// rv32i_core
module rv32i_core(clk,rst,imem_data,dmem_rdata,  
                  imem_addr,dmem_addr,dmem_wdata,dmem_we,dmem_size  
                  );
    input         clk,rst;
    input  [31:0] imem_data;
    input  [31:0] dmem_rdata;
    output [31:0] imem_addr;
    output [31:0] dmem_addr;
    output [31:0] dmem_wdata;
    output        dmem_we;
    output [1:0]  dmem_size;
    wire        StallF,StallD,StallE,StallM,FlushD,FlushE,FlushW;
    wire [1:0]  ForwardAE,ForwardBE;
    wire        PCSrcE;
    wire [31:0] instrD,PCD,PCPlus4D;
    wire        RegWriteE,MemWriteE,JumpE,BranchE,ALUSrcE;
    wire [1:0]  ResultSrcE, MemSizeE;
    wire [3:0]  ALUCtrlE;
    wire [4:0]  Rs1E,Rs2E,RdE;
    wire [31:0] RD1E,RD2E,PCE,ExtImmE,PCPlus4E;
    wire        RegWriteM,MemWriteM,IsPerM;
    wire [1:0]  ResultSrcM, MemSizeM;
    wire [4:0]  RdM;
    wire [31:0] ALUResultM,WriteDataM,PCPlus4M,PCTargetE;
    wire        RegWriteW;
    wire [1:0]  ResultSrcW;
    wire [4:0]  RdW;
    wire [31:0] ALUResultW,ReadDataW,PCPlus4W;
    wire [31:0] ResultW;
    hazard_unit Hazard_Unit (
                             .Rs1D(instrD[19:15]),
                             .Rs2D(instrD[24:20]),
                             .Rs1E(Rs1E),
                             .Rs2E(Rs2E),
                             .RdE(RdE),
                             .PCSrcE(PCSrcE),
                             .ResultSrcE0(ResultSrcE[0]),
                             .RdM(RdM),
                             .RegWriteM(RegWriteM),
                             .RdW(RdW),
                             .RegWriteW(RegWriteW),
                             .proc_ready(1'b1),
  ...
For scale: ~5400 cells after synthesis, ~78000 um2 of cells after synthesis.
Settings: LEC_CHECK=0, CAP_MARGIN=35, CORE_MARGIN=2, CORE_UTILIZATION=66, CTS_CLUSTER_SIZE=21, SLEW_MARGIN=30; clock period 5.78 ns.
run.sh (not shown) runs the stock make flow with config.mk's settings and CLKGATE_MAP_FILE=.
The baseline stopped in global routing (5_1_grt).
==> next run, changes <==
--- a/flow/config.mk
+++ b/flow/config.mk
@@ -8 +8,2 @@
-export CAP_MARGIN = 35
+export ABC_AREA = 1
+export CAP_MARGIN = 20
@@ -10 +11,2 @@
-export CORE_UTILIZATION = 66
+export CORE_UTILIZATION = 58
+export CTS_CLUSTER_DIAMETER = 354
@@ -12 +14,2 @@
-export SLEW_MARGIN = 30
+export HOLD_SLACK_MARGIN = 0.29
+export SLEW_MARGIN = 20
==> flow/constraint.sdc (replaced) <==
create_clock -name core_clock -period 4.36 [get_ports {clk}]
set_input_delay 0.8720 -clock core_clock [delete_from_list [all_inputs] [get_ports {clk}]]
set_output_delay 0.8720 -clock core_clock [all_outputs]
set_load 0.01 [all_outputs]
Effect: With this change the flow finished but fails on negative setup slack. Die size is higher by about 16%. Area after synthesis went up by about 1.8%. Synthesized cell count went up by 64%.
==> next run, changes <==
--- a/flow/config.mk
+++ b/flow/config.mk
@@ -8 +7,0 @@
-export ABC_AREA = 1
@@ -11,3 +10,2 @@
-export CORE_UTILIZATION = 58
-export CTS_CLUSTER_DIAMETER = 354
-export CTS_CLUSTER_SIZE = 21
+export CORE_UTILIZATION = 72
+export CTS_CLUSTER_SIZE = 37
@@ -14,0 +13 @@
+export SETUP_SLACK_MARGIN = 1.83
==> flow/constraint.sdc (replaced) <==
create_clock -name core_clock -period 6.3 [get_ports {clk}]
set_input_delay 1.2600 -clock core_clock [delete_from_list [all_inputs] [get_ports {clk}]]
set_output_delay 1.2600 -clock core_clock [all_outputs]
set_load 0.01 [all_outputs]
The new run failed in global routing (5_1_grt) (GRT-0116). Synthesized area came out lower by about 1.8%. Die area is lower by 21%. Synthesized cell count went down by about 40%.

========
Starting RTL as in the previous note.
Settings: LEC_CHECK=0, ABC_AREA=1, CAP_MARGIN=35, CELL_PAD_IN_SITES_DETAIL_PLACEMENT=2, CORE_MARGIN=2, CORE_UTILIZATION=71, CTS_CLUSTER_DIAMETER=183, CTS_CLUSTER_SIZE=56, GPL_ROUTABILITY_DRIVEN=0, GPL_TIMING_DRIVEN=0, MIN_ROUTING_LAYER=met2, SLEW_MARGIN=5; clock period 12.3 ns.
The baseline ended with an error in detailed placement.
Rerun with:
==> flow/config.mk (replaced) <==
export PLATFORM = sky130hd
export DESIGN_NAME = rv32i_core
export DESIGN_NICKNAME = rv32i_core
export VERILOG_FILES = /design/flow/design.v
export SDC_FILE = /design/flow/constraint.sdc
export NUM_CORES = 4
export LEC_CHECK = 0
export CAP_MARGIN = 20
export CORE_MARGIN = 2
export CORE_UTILIZATION = 67
export CTS_CLUSTER_SIZE = 36
export SLEW_MARGIN = 35
==> flow/constraint.sdc (replaced) <==
create_clock -name core_clock -period 5.74 [get_ports {clk}]
set_input_delay 1.1480 -clock core_clock [delete_from_list [all_inputs] [get_ports {clk}]]
set_output_delay 1.1480 -clock core_clock [all_outputs]
set_load 0.01 [all_outputs]
The changed run did not get past global routing.
Die area rose by 4.0%.
Area after synthesis fell by 1.8%.
Synthesized cell count fell by 39%.
Rerun with:
--- a/flow/config.mk
+++ b/flow/config.mk
@@ -10,3 +10,4 @@
-export CORE_UTILIZATION = 67
-export CTS_CLUSTER_SIZE = 36
-export SLEW_MARGIN = 35
+export CORE_UTILIZATION = 68
+export CTS_CLUSTER_SIZE = 41
+export SETUP_SLACK_MARGIN = 1.61
+export SLEW_MARGIN = 20
==> flow/constraint.sdc (replaced) <==
create_clock -name core_clock -period 5.6 [get_ports {clk}]
set_input_delay 1.1200 -clock core_clock [delete_from_list [all_inputs] [get_ports {clk}]]
set_output_delay 1.1200 -clock core_clock [all_outputs]
set_load 0.01 [all_outputs]
This time the run never finished: it broke off in clock tree synthesis (DPL-0033).
Synthesized cell count is unchanged.
Die size falls by 1.5%.
Synthesized area stays the same.

========
rv32i_core again, from the RTL that the note above started with.
Design rv32i_core, start of the top module:
module rv32i_core(clk,rst,imem_data,dmem_rdata,  
                  imem_addr,dmem_addr,dmem_wdata,dmem_we,dmem_size  
                  );
Settings: LEC_CHECK=0, CAP_MARGIN=20, CORE_MARGIN=2, CORE_UTILIZATION=66, CTS_CLUSTER_SIZE=41, SETUP_SLACK_MARGIN=1.43, SLEW_MARGIN=20; clock period 5.71 ns.
The starting point aborted during global routing on GRT-0232.
Change:
CORE_UTILIZATION = 58   (was 66)
CTS_CLUSTER_SIZE = 21   (was 41)
SETUP_SLACK_MARGIN = unset   (was 1.43)
clock period = 4.36 ns   (was 5.71 ns; I/O delays follow)
The changed run completed and failed the layout checks on negative setup slack.
Die size increases by roughly a tenth.
Synthesized area does not change.
Synthesized cell count stays the same.

========
exp/fjord:
Starting RTL as in the previous note.
Settings: LEC_CHECK=0, CAP_MARGIN=20, CORE_MARGIN=2, CORE_UTILIZATION=72, CTS_CLUSTER_DIAMETER=357, CTS_CLUSTER_SIZE=37, HOLD_SLACK_MARGIN=-0.05, SETUP_SLACK_MARGIN=1.83, SLEW_MARGIN=20; clock period 6.3 ns.
Seen in the log of exp/fjord: GRT-0232 during global routing (5_1_grt), after which the run never completed.
For exp/ember, these inputs were changed with respect to exp/fjord:
Settings: CORE_UTILIZATION now 40, was 72; CTS_CLUSTER_SIZE no longer set, was 37; SETUP_SLACK_MARGIN no longer set, was 1.83; CTS_CLUSTER_DIAMETER no longer set, was 357; HOLD_SLACK_MARGIN no longer set, was -0.05; the clock period (ns, I/O delays scaled along) now 7.86, was 6.3.
==> results <==
Synthesized cell count across exp/ember and exp/fjord: no real change.
Die size, exp/ember and exp/fjord: larger value in exp/ember
Looking at the reports, exp/ember completed the entire flow and the layout it produced met the timing, design-rule and antenna checks.
Die width, exp/ember vs exp/fjord: up by more than a quarter
Re floorplan core density: exp/ember and exp/fjord aren't equal, and the higher value belongs to exp/fjord.
Summary — count of standard-cell rows, exp/ember relative to exp/fjord: higher, by about 34%.

========
## the reference run
Starting RTL as in the previous note.
export LEC_CHECK = 0
export CAP_MARGIN = 20
export CORE_MARGIN = 10
export CORE_UTILIZATION = 40
export MAX_ROUTING_LAYER = met4
export PLACE_DENSITY_LB_ADDON = 0.29
export SLEW_MARGIN = 20
create_clock -name core_clock -period 8.5 [get_ports {clk}]
The reference run finished every stage and its layout cleared the timing, design-rule and antenna checks.
For the trial run, these inputs were changed with respect to the reference run:
- CORE_UTILIZATION: 40 -> 68
- MAX_ROUTING_LAYER: met4 -> unset
- CTS_CLUSTER_SIZE: unset -> 41
- PLACE_DENSITY_LB_ADDON: 0.29 -> unset
- CORE_MARGIN: 10 -> 2
- SETUP_SLACK_MARGIN: unset -> 1.31
- the clock period (ns, I/O delays scaled along): 8.5 -> 5.58
[summary]
- Summary of the reference run and the trial run: one run falls short of a clean finish, namely the trial run.
- The trial run did not finish: a tool error stopped it during global routing.
- Diff the reference run -> the trial run: worst setup slack after placement now smaller; global placer's final weighted congestion increased 9.7%; total of hold buffers inserted after clock tree synthesis held; number of CTS-inserted buffers fell by 13.
- Cell count after synthesis came out exactly the same in the reference run and the trial run.
- As far as synthesized area per cell goes, the trial run and the reference run are indistinguishable; the numbers are identical.
- Comparing the trial run against the reference run, there is no change at all in synthesized area.
- Between the trial run and the reference run, it is the trial run whose horizontal die dimension is lower, by about 26%.
- Floorplan check, the trial run vs the reference run: die outline smaller in the trial run

========
rv32i_core again, from the RTL that the note above started with.
clock: 4.36 ns
lec_check: 0
cap_margin: 0
core_margin: 3
core_utilization: 65
cts_cluster_size: 35
gpl_timing_driven: 1
max_routing_layer: met5
min_routing_layer: met1
place_density: 0.6
setup_slack_margin: -0.33
slew_margin: 20
The starting point aborted during global routing (5_1_grt).
Next try:
==> flow/config.mk (replaced) <==
export PLATFORM = sky130hd
export DESIGN_NAME = rv32i_core
export DESIGN_NICKNAME = rv32i_core
export VERILOG_FILES = /design/flow/design.v
export SDC_FILE = /design/flow/constraint.sdc
export NUM_CORES = 4
export LEC_CHECK = 0
export CAP_MARGIN = 5
export CORE_ASPECT_RATIO = 1.33
export CORE_MARGIN = 4
export CORE_UTILIZATION = 28
export GPL_TIMING_DRIVEN = 0
export PLACE_DENSITY = 0.6
export SLEW_MARGIN = 20
export TNS_END_PERCENT = 100
==> flow/constraint.sdc (replaced) <==
create_clock -name core_clock -period 7.11 [get_ports {clk}]
set_input_delay 1.4220 -clock core_clock [delete_from_list [all_inputs] [get_ports {clk}]]
set_output_delay 1.4220 -clock core_clock [all_outputs]
set_load 0.01 [all_outputs]
The changed run completed, yet does not pass: setup timing.
Synthesized cell count is unchanged.
Area after synthesis stays the same.
Die size increases by 130%.
Next try:
==> flow/config.mk (replaced) <==
export PLATFORM = sky130hd
export DESIGN_NAME = rv32i_core
export DESIGN_NICKNAME = rv32i_core
export VERILOG_FILES = /design/flow/design.v
export SDC_FILE = /design/flow/constraint.sdc
export NUM_CORES = 4
export LEC_CHECK = 0
export CAP_MARGIN = 20
export CORE_MARGIN = 2
export CORE_UTILIZATION = 66
export SLEW_MARGIN = 30
==> flow/constraint.sdc (replaced) <==
create_clock -name core_clock -period 5.78 [get_ports {clk}]
set_input_delay 1.1560 -clock core_clock [delete_from_list [all_inputs] [get_ports {clk}]]
set_output_delay 1.1560 -clock core_clock [all_outputs]
set_load 0.01 [all_outputs]
Outcome: The changed run never finished: it broke off in global routing (5_1_grt) with GRT-0232; synthesized cell count stays the same; die area drops by 58%; synthesized area does not change.

========
rv32i_core again, from the RTL that the note above started with.
Design rv32i_core, start of the top module:
module rv32i_core(clk,rst,imem_data,dmem_rdata,  
                  imem_addr,dmem_addr,dmem_wdata,dmem_we,dmem_size  
                  );
==> flow/config.mk <==
export PLATFORM = sky130hd
export DESIGN_NAME = rv32i_core
export DESIGN_NICKNAME = rv32i_core
export VERILOG_FILES = /design/flow/design.v
export SDC_FILE = /design/flow/constraint.sdc
export NUM_CORES = 4
export LEC_CHECK = 0
export CAP_MARGIN = 0
export CORE_MARGIN = 3
export CORE_UTILIZATION = 65
export CTS_CLUSTER_SIZE = 35
export GPL_TIMING_DRIVEN = 1
export MAX_ROUTING_LAYER = met5
export MIN_ROUTING_LAYER = met1
export PLACE_DENSITY = 0.61
export SETUP_SLACK_MARGIN = -0.33
export SLEW_MARGIN = 20
==> flow/constraint.sdc <==
create_clock -name core_clock -period 4.36 [get_ports {clk}]
set_input_delay 0.8720 -clock core_clock [delete_from_list [all_inputs] [get_ports {clk}]]
set_output_delay 0.8720 -clock core_clock [all_outputs]
set_load 0.01 [all_outputs]
The starting point never finished: it broke off in global routing, error ODB-0269.
==> next run, changes <==
- CAP_MARGIN: 0 -> 5
- CORE_MARGIN: 3 -> 2
- CORE_UTILIZATION: 65 -> 70
- CTS_CLUSTER_SIZE: 35 -> 41
- GPL_TIMING_DRIVEN: 1 -> default
- MAX_ROUTING_LAYER: met5 -> default
- MIN_ROUTING_LAYER: met1 -> default
- PLACE_DENSITY: 0.61 -> default
- SETUP_SLACK_MARGIN: -0.33 -> default
- clock period: 4.36 -> 5.64 ns (I/O delays scaled with it)
The new run aborted during global routing (GRT-0116); die area drops by 8.1%; synthesized cell count is unchanged; area after synthesis is unchanged.
==> next run, changes <==
- CAP_MARGIN: 5 -> 20
- CORE_UTILIZATION: 70 -> 68
- CTS_CLUSTER_SIZE: 41 -> default
- SETUP_SLACK_MARGIN: default -> -0.27
- clock period: 5.64 -> 4.96 ns (I/O delays scaled with it)
Result: The new run died in global routing (GRT-0232); synthesized area does not change; synthesized cell count stays the same; die size rises by 2.9%.
==> next run, changes <==
- ABC_AREA: default -> 1
- CTS_CLUSTER_DIAMETER: default -> 253
- CTS_CLUSTER_SIZE: default -> 95
- PLACE_DENSITY: default -> 0.37
- SETUP_SLACK_MARGIN: -0.27 -> 1.2
- TNS_END_PERCENT: default -> 10
- clock period: 4.96 -> 4.91 ns (I/O delays scaled with it)
=>
- The new run died in global routing, error GRT-0232
- synthesized cell count rose by 64%
- synthesized area rises by 1.8%
- die size increases by 1.8%
==> next run, changes <==
- ABC_AREA: 1 -> default
- CAP_MARGIN: 20 -> 5
- CORE_UTILIZATION: 68 -> 66
- CTS_CLUSTER_DIAMETER: 253 -> default
- CTS_CLUSTER_SIZE: 95 -> 35
- PLACE_DENSITY: 0.37 -> default
- SETUP_SLACK_MARGIN: 1.2 -> default
- SLEW_MARGIN: 20 -> 30
- TNS_END_PERCENT: 10 -> default
- clock period: 4.91 -> 5.78 ns (I/O delays scaled with it)
Outcome: The new run stopped in global routing. Synthesized cell count falls by 39%. Die size rises by 1.1%. Area after synthesis falls by 1.8%.

========
rv32i_core again, from the RTL that the note above started with.
clock: 4.36 ns
lec_check: 0
abc_area: 1
cap_margin: 20
core_margin: 2
core_utilization: 69
cts_cluster_diameter: 354
cts_cluster_size: 21
hold_slack_margin: 0.29
place_density_lb_addon: 0.04
setup_slack_margin: 1.26
slew_margin: 20
The first run ended with an error in 5_1_grt (GRT-0232).
Then changed:
==> flow/config.mk (replaced) <==
export PLATFORM = sky130hd
export DESIGN_NAME = rv32i_core
export DESIGN_NICKNAME = rv32i_core
export VERILOG_FILES = /design/flow/design.v
export SDC_FILE = /design/flow/constraint.sdc
export NUM_CORES = 4
export LEC_CHECK = 0
export CAP_MARGIN = 20
export CORE_MARGIN = 2
export CORE_UTILIZATION = 72
export CTS_CLUSTER_SIZE = 37
export HOLD_SLACK_MARGIN = 0.29
export PLACE_DENSITY = 0.64
export SETUP_SLACK_MARGIN = 1.23
export SLEW_MARGIN = 20
==> flow/constraint.sdc (replaced) <==
create_clock -name core_clock -period 4.56 [get_ports {clk}]
set_input_delay 0.9120 -clock core_clock [delete_from_list [all_inputs] [get_ports {clk}]]
set_output_delay 0.9120 -clock core_clock [all_outputs]
set_load 0.01 [all_outputs]
The changed run failed in 4_1_cts on DPL-0033.
Synthesized area shrinks by 1.8%.
Die area goes down by 5.8%.
Synthesized cell count shrinks by 39%.
Then changed:
--- a/flow/config.mk
+++ b/flow/config.mk
@@ -7,3 +7,3 @@
 export LEC_CHECK = 0
-export CAP_MARGIN = 20
+export CAP_MARGIN = 30
 export CORE_MARGIN = 2
@@ -12,4 +12,3 @@
 export HOLD_SLACK_MARGIN = 0.29
-export PLACE_DENSITY = 0.64
-export SETUP_SLACK_MARGIN = 1.23
+export SETUP_SLACK_MARGIN = -0.48
 export SLEW_MARGIN = 20
==> flow/constraint.sdc (replaced) <==
create_clock -name core_clock -period 6.3 [get_ports {clk}]
set_input_delay 1.2600 -clock core_clock [delete_from_list [all_inputs] [get_ports {clk}]]
set_output_delay 1.2600 -clock core_clock [all_outputs]
set_load 0.01 [all_outputs]
Effect: This time the run stopped in 5_1_grt with GRT-0116; die size is unchanged; area after synthesis stays the same; synthesized cell count does not change.
Then changed:
--- a/flow/config.mk
+++ b/flow/config.mk
@@ -7,8 +7,7 @@
 export LEC_CHECK = 0
-export CAP_MARGIN = 30
+export CAP_MARGIN = 20
 export CORE_MARGIN = 2
 export CORE_UTILIZATION = 72
-export CTS_CLUSTER_SIZE = 37
-export HOLD_SLACK_MARGIN = 0.29
-export SETUP_SLACK_MARGIN = -0.48
+export CTS_CLUSTER_SIZE = 25
+export SETUP_SLACK_MARGIN = 0.88
 export SLEW_MARGIN = 20
==> flow/constraint.sdc (replaced) <==
create_clock -name core_clock -period 6.17 [get_ports {clk}]
set_input_delay 1.2340 -clock core_clock [delete_from_list [all_inputs] [get_ports {clk}]]
set_output_delay 1.2340 -clock core_clock [all_outputs]
set_load 0.01 [all_outputs]
The new run never finished: it broke off in 5_1_grt with GRT-0116.
Die area is unchanged.
Synthesized cell count does not change.
Area after synthesis is unchanged.
